==> 10-06 <==
Design sram_logger, start of the top module:
module sram_logger(
    input         CLK_48MHZ,
    input         RESET,           
    input         READ_CMD,
    input  [79:0] GEIG_DATA,
    input  [79:0] MAG_DATA,
    input  [31:0] SRAM_D_IN,
    output [17:0] SRAM_A,
    output [3:0]  SRAM_SRBS,
    output        SRAM_CE,
    output        SRAM_WE,
    output        SRAM_OE,
    output [15:0] SRAM_D_OUT,
    output        SRAM_D_OE,
    output [15:0] DATA_READ,
    output [17:0] W_ADDRESS,
    output        W_CHIP_SELECT,
    output [17:0] R_ADDRESS,
    output        R_CHIP_SELECT
);
wire        sram_status;
wire        chip_select;
wire [15:0] data_out;
wire [17:0] address_out;
wire [1:0]  cmd_out;
memory_controller memory_controller_0(
    .CLK_48MHZ         ( CLK_48MHZ ),
    .RESET             ( RESET ),
    .SRAM_STATUS       ( sram_status ),
    .READ_CMD          ( READ_CMD ),
    .GEIG_DATA         ( GEIG_DATA ),
    .MAG_DATA          ( MAG_DATA ),
    .READ_ADDRESS      ( R_ADDRESS ),
    .READ_CHIP_SELECT  ( R_CHIP_SELECT ),
    .WRITE_ADDRESS     ( W_ADDRESS ),
    .WRITE_CHIP_SELECT ( W_CHIP_SELECT ),
    .NEXT_READ         ( ),
    .NEXT_WRITE        ( ),
    .DATA_OUT          ( data_out ),
    .ADDRESS_OUT       ( address_out ),
    .CHIP_SELECT       ( chip_select ),
    .CMD_OUT           ( cmd_out )
);
sram_interface sram_interface_0(
    .CLK_48MHZ   ( CLK_48MHZ ),
    .RESET       ( RESET ),
    .ADDRESS_IN  ( address_out ),
    .DATA_IN     ( data_out ),
    .CMD_IN      ( cmd_out ),
    .CHIP_SELECT ( chip_select ),
    .SRAM_D_IN   ( SRAM_D_IN ),
    .SRAM_D_OUT  ( SRAM_D_OUT ),
    .SRAM_D_OE   ( SRAM_D_OE ),
    .SRAM_A0 ( SRAM_A[0] ),   .SRAM_A1 ( SRAM_A[1] ),   .SRAM_A2 ( SRAM_A[2] ),
    .SRAM_A3 ( SRAM_A[3] ),   .SRAM_A4 ( SRAM_A[4] ),   .SRAM_A5 ( SRAM_A[5] ),
    .SRAM_A6 ( SRAM_A[6] ),   .SRAM_A7 ( SRAM_A[7] ),   .SRAM_A8 ( SRAM_A[8] ),
  ...
==> flow/config.mk <==
export PLATFORM = sky130hd
export DESIGN_NAME = sram_logger
export DESIGN_NICKNAME = sram_logger
export VERILOG_FILES = /design/flow/design.v
export SDC_FILE = /design/flow/constraint.sdc
export NUM_CORES = 4
export LEC_CHECK = 0
export ABC_AREA = 1
export CAP_MARGIN = 35
export CELL_PAD_IN_SITES_GLOBAL_PLACEMENT = 2
export CORE_MARGIN = 5
export CORE_UTILIZATION = 72
export CTS_CLUSTER_DIAMETER = 168
export CTS_CLUSTER_SIZE = 31
export GPL_ROUTABILITY_DRIVEN = 0
export HOLD_SLACK_MARGIN = -0.06
export MAX_ROUTING_LAYER = met4
export MIN_ROUTING_LAYER = met1
export PLACE_DENSITY_LB_ADDON = 0.04
export SLEW_MARGIN = 20
export TNS_END_PERCENT = 25
==> flow/constraint.sdc <==
create_clock -name core_clock -period 11.5 [get_ports {CLK_48MHZ}]
set_input_delay 2.3000 -clock core_clock [delete_from_list [all_inputs] [get_ports {CLK_48MHZ}]]
set_output_delay 2.3000 -clock core_clock [all_outputs]
set_load 0.01 [all_outputs]
run.sh (not shown) runs the stock make flow with config.mk's settings and CLKGATE_MAP_FILE=.
==> inputs of 04-28, as changes to 10-06 <==
Settings changed: ABC_AREA 1 to unset, CAP_MARGIN 35 to 20, CELL_PAD_IN_SITES_GLOBAL_PLACEMENT 2 to unset, CORE_MARGIN 5 to 2, CORE_UTILIZATION 72 to 58, CTS_CLUSTER_DIAMETER 168 to unset, CTS_CLUSTER_SIZE 31 to unset, GPL_ROUTABILITY_DRIVEN 0 to unset, HOLD_SLACK_MARGIN -0.06 to unset, MAX_ROUTING_LAYER met4 to unset, MIN_ROUTING_LAYER met1 to unset, PLACE_DENSITY_LB_ADDON 0.04 to unset, SETUP_SLACK_MARGIN set to 0.49, TNS_END_PERCENT 25 to unset.
==> flow/constraint.sdc (replaced) <==
create_clock -name core_clock -period 5.68 [get_ports {CLK_48MHZ}]
set_input_delay 1.1360 -clock core_clock [delete_from_list [all_inputs] [get_ports {CLK_48MHZ}]]
set_output_delay 1.1360 -clock core_clock [all_outputs]
set_load 0.01 [all_outputs]
==> results <==
metric                                                                                                               10-06                     04-28
Run status                                                                                       aborted with a tool error  timing/DRC/antenna clean
Last stage reached                                                     global placement without I/O (3_1_place_gp_skip_io)                         -
Register area share after synthesis                                                                                 52.72%                    55.30%
Chip area estimate from yosys synthesis                                                                        0.02659 mm²               0.02535 mm²
Synth top cell by count                                                                           sky130_fd_sc_hd__nand2_1  sky130_fd_sc_hd__dfrtp_1
Synthesized netlist net count                                                                                         3414                      2632
Area inside the core boundary                                                                                  0.03652 mm²               0.04308 mm²
Number of distinct library cells after synthesis                                                                        54                        65
Area share of the largest cell type after synthesis                                                                 46.20%                    48.46%
Adder and majority cell fraction of the synthesized area                                                           0.9880%                    1.076%
Syn Std Cell Area                                                                                              0.02659 mm²               0.02535 mm²
Die area                                                                                                       0.04088 mm²               0.04540 mm²
Chip width                                                                                                        202.2 µm                  213.1 µm
Simple-gate share of the synthesized area                                                                           24.56%                    11.21%
Fp_density                                                                                                          72.81%                    58.86%
Standard-cell row count                                                                                                 70                        76
Instance count of the mapped netlist                                                                                  3198                      2416
Parity-gate share of the synthesized area counting xor and xnor cells                                               2.931%                    7.047%
Y dimension of the die                                                                                            202.2 µm                  213.1 µm
Mux share of post-synthesis cell area                                                                              0.7622%                    4.979%
Yosys Instances                                                                                                       3198                      2416
AND-OR/OR-AND Cells, Area Fraction                                                                                  9.848%                    16.01%

==> run a: inputs <==
sram_logger again, from the RTL that the note above started with.
export LEC_CHECK = 0
export CAP_MARGIN = 20
export CELL_PAD_IN_SITES_GLOBAL_PLACEMENT = 2
export CORE_ASPECT_RATIO = 0.74
export CORE_MARGIN = 2
export CORE_UTILIZATION = 27
export GPL_TIMING_DRIVEN = 0
export PLACE_DENSITY_LB_ADDON = 0.23
export SETUP_SLACK_MARGIN = -0.49
export SLEW_MARGIN = 20
export TNS_END_PERCENT = 100
create_clock -name core_clock -period 14.8 [get_ports {CLK_48MHZ}]
==> inputs of run b, as changes to run a <==
CAP_MARGIN = 15   (was 20)
CELL_PAD_IN_SITES_GLOBAL_PLACEMENT = unset   (was 2)
CORE_ASPECT_RATIO = unset   (was 0.74)
CORE_UTILIZATION = 66   (was 27)
CTS_CLUSTER_SIZE = 53   (was unset)
GPL_TIMING_DRIVEN = unset   (was 0)
PLACE_DENSITY_LB_ADDON = unset   (was 0.23)
SETUP_SLACK_MARGIN = 1.33   (was -0.49)
TNS_END_PERCENT = 55   (was 100)
==> flow/constraint.sdc (replaced) <==
create_clock -name core_clock -period 5.27 [get_ports {CLK_48MHZ}]
set_input_delay 1.0540 -clock core_clock [delete_from_list [all_inputs] [get_ports {CLK_48MHZ}]]
set_output_delay 1.0540 -clock core_clock [all_outputs]
set_load 0.01 [all_outputs]
==> flow_metrics.py <==
# Auto-generated metrics
metrics = {
    "floorplanning": {
        "core_area_um2": 92850,
    },
    "cells_and_area": {
        "final-nonclk-buf-share": 0.1214,
        "final_util": 0.3465,
        "finalNonFillerCells": 4063,
    },
    "run_status": {
        "outcome": "complete, no violations",
    },
    "global_routing": {
        "grt_pass1_vias": 19910,
    },
    "critical_path": {
        "slowest_delay_ps": 550,
        "cp-startpoint": "sram_interface_0.srbs1",
    },
    "pwr": {
        "power_leakage_nw": 13.56,
    },
    "sta": {
        "drv_slew": 0,
    },
}
The numbers above come from run a.

==> flow_metrics.py <==
# Metrics from the implementation run
metrics = {
    "run_status": {
        "outcome": "stopped before the end",
        "error_line": "[ERROR GRT-0232] Routing congestion too high. Check the congestion heatmap in the GUI.",
        "failed_stage": "global routing (5_1_grt)",
    },
    "placement": {
        "gp_congestion": 0.9009,
    },
    "global_routing": {
        "grt_busiest_layer": "met2",
        "grt_use_met3": 0.8288,
    },
    "synthesis": {
        "common_cells": "dfrtp_1, nand2_1, xnor2_1",
        "async_flop_share": 1.000,
        "synth_cell_types": 65,
        "edf_count": 0,
    },
    "floorplanning": {
        "core_area_um2": 37760,
        "ios": 291,
    },
    "cts": {
        "numClockSinks": 560,
        "htree_levels": 2,
    },
}
The numbers above come from run b.


==> inputs of job 9734 <==
sram_logger again, from the RTL that the note above started with.
clock: 4.83 ns
lec_check: 0
abc_area: 0
cap_margin: 25
core_margin: 2
core_utilization: 69
cts_cluster_size: 83
gpl_timing_driven: 1
max_routing_layer: met4
place_density: 0.67
slew_margin: 20
tns_end_percent: 15
==> job 696: changes against job 9734 <==
- CAP_MARGIN: 25 -> 15
- CORE_UTILIZATION: 69 -> 66
- PLACE_DENSITY: 0.67 -> 0.61
- SETUP_SLACK_MARGIN: default -> 1.11
==> flow/constraint.sdc (replaced) <==
create_clock -name core_clock -period 4.87 [get_ports {CLK_48MHZ}]
set_input_delay 0.9740 -clock core_clock [delete_from_list [all_inputs] [get_ports {CLK_48MHZ}]]
set_output_delay 0.9740 -clock core_clock [all_outputs]
set_load 0.01 [all_outputs]
==> job 9334: changes against job 9734 <==
- ABC_AREA: 0 -> default
- CAP_MARGIN: 25 -> 15
- CORE_UTILIZATION: 69 -> 66
- CTS_CLUSTER_SIZE: 83 -> default
- GPL_TIMING_DRIVEN: 1 -> default
- MAX_ROUTING_LAYER: met4 -> default
- PLACE_DENSITY: 0.67 -> default
- SETUP_SLACK_MARGIN: default -> 1.21
- TNS_END_PERCENT: 15 -> default
==> comparison <==
- In synthesized area, job 696 and job 9734 do not differ.
- Synthesized cell count is the same in job 9334 and job 696.
- Job 696 did not get past 5_1_grt on GRT-0232. Job 9334 died in 5_1_grt, error DPL-0038. Job 9734 died in 5_1_grt on ODB-0269.
- Between job 9734 and job 9334, the lower die area is in job 9734 (gap about 4.3%, measured against job 9334).
==> figures <==
Dpl hpwl: job 9734 60800 um; job 696 59900 um; job 9334 58900 um
Post-Synthesis Mean Instance Area: job 9734 10.5 um2; job 696 10.5 um2; job 9334 10.5 um2
Cell area after placement: job 9734 0.0315 mm2; job 696 0.0318 mm2; job 9334 0.0318 mm2
Die H: job 9734 196 um; job 696 200 um; job 9334 200 um
Cell Count Post-Placement: job 9734 3403; job 696 3477; job 9334 3468
FP Rows: job 9734 70; job 696 71; job 9334 71
Die Wd: job 9734 196 um; job 696 200 um; job 9334 200 um
DP Worst Slack: job 9734 -1.23 ns; job 696 -1.22 ns; job 9334 -0.959 ns
Clock buffer count from CTS: job 9734 56; job 696 56; job 9334 55
Post-CTS Setup Bufs: job 9734 28; job 696 22; job 9334 39
Floorplan Utilization: job 9734 69.6%; job 696 67.2%; job 9334 67.2%
Outcome: job 9734 stopped before the end; job 696 stopped before the end; job 9334 stopped before the end
Last stage reached: job 9734 5_1_grt; job 696 5_1_grt; job 9334 5_1_grt
Gate Count Post-Synth: job 9734 2416; job 696 2416; job 9334 2416
Post_cts resized: job 9734 128; job 696 556; job 9334 656
Final GP Congestion: job 9734 0.964; job 696 0.961; job 9334 0.995
Total die size: job 9734 0.0383 mm2; job 696 0.0400 mm2; job 9334 0.0400 mm2
Area share, top type: job 9734 48.5%; job 696 48.5%; job 9334 48.5%
Core area: job 9734 0.0364 mm2; job 696 0.0378 mm2; job 9334 0.0378 mm2
Power and IR drop assume default switching activity.
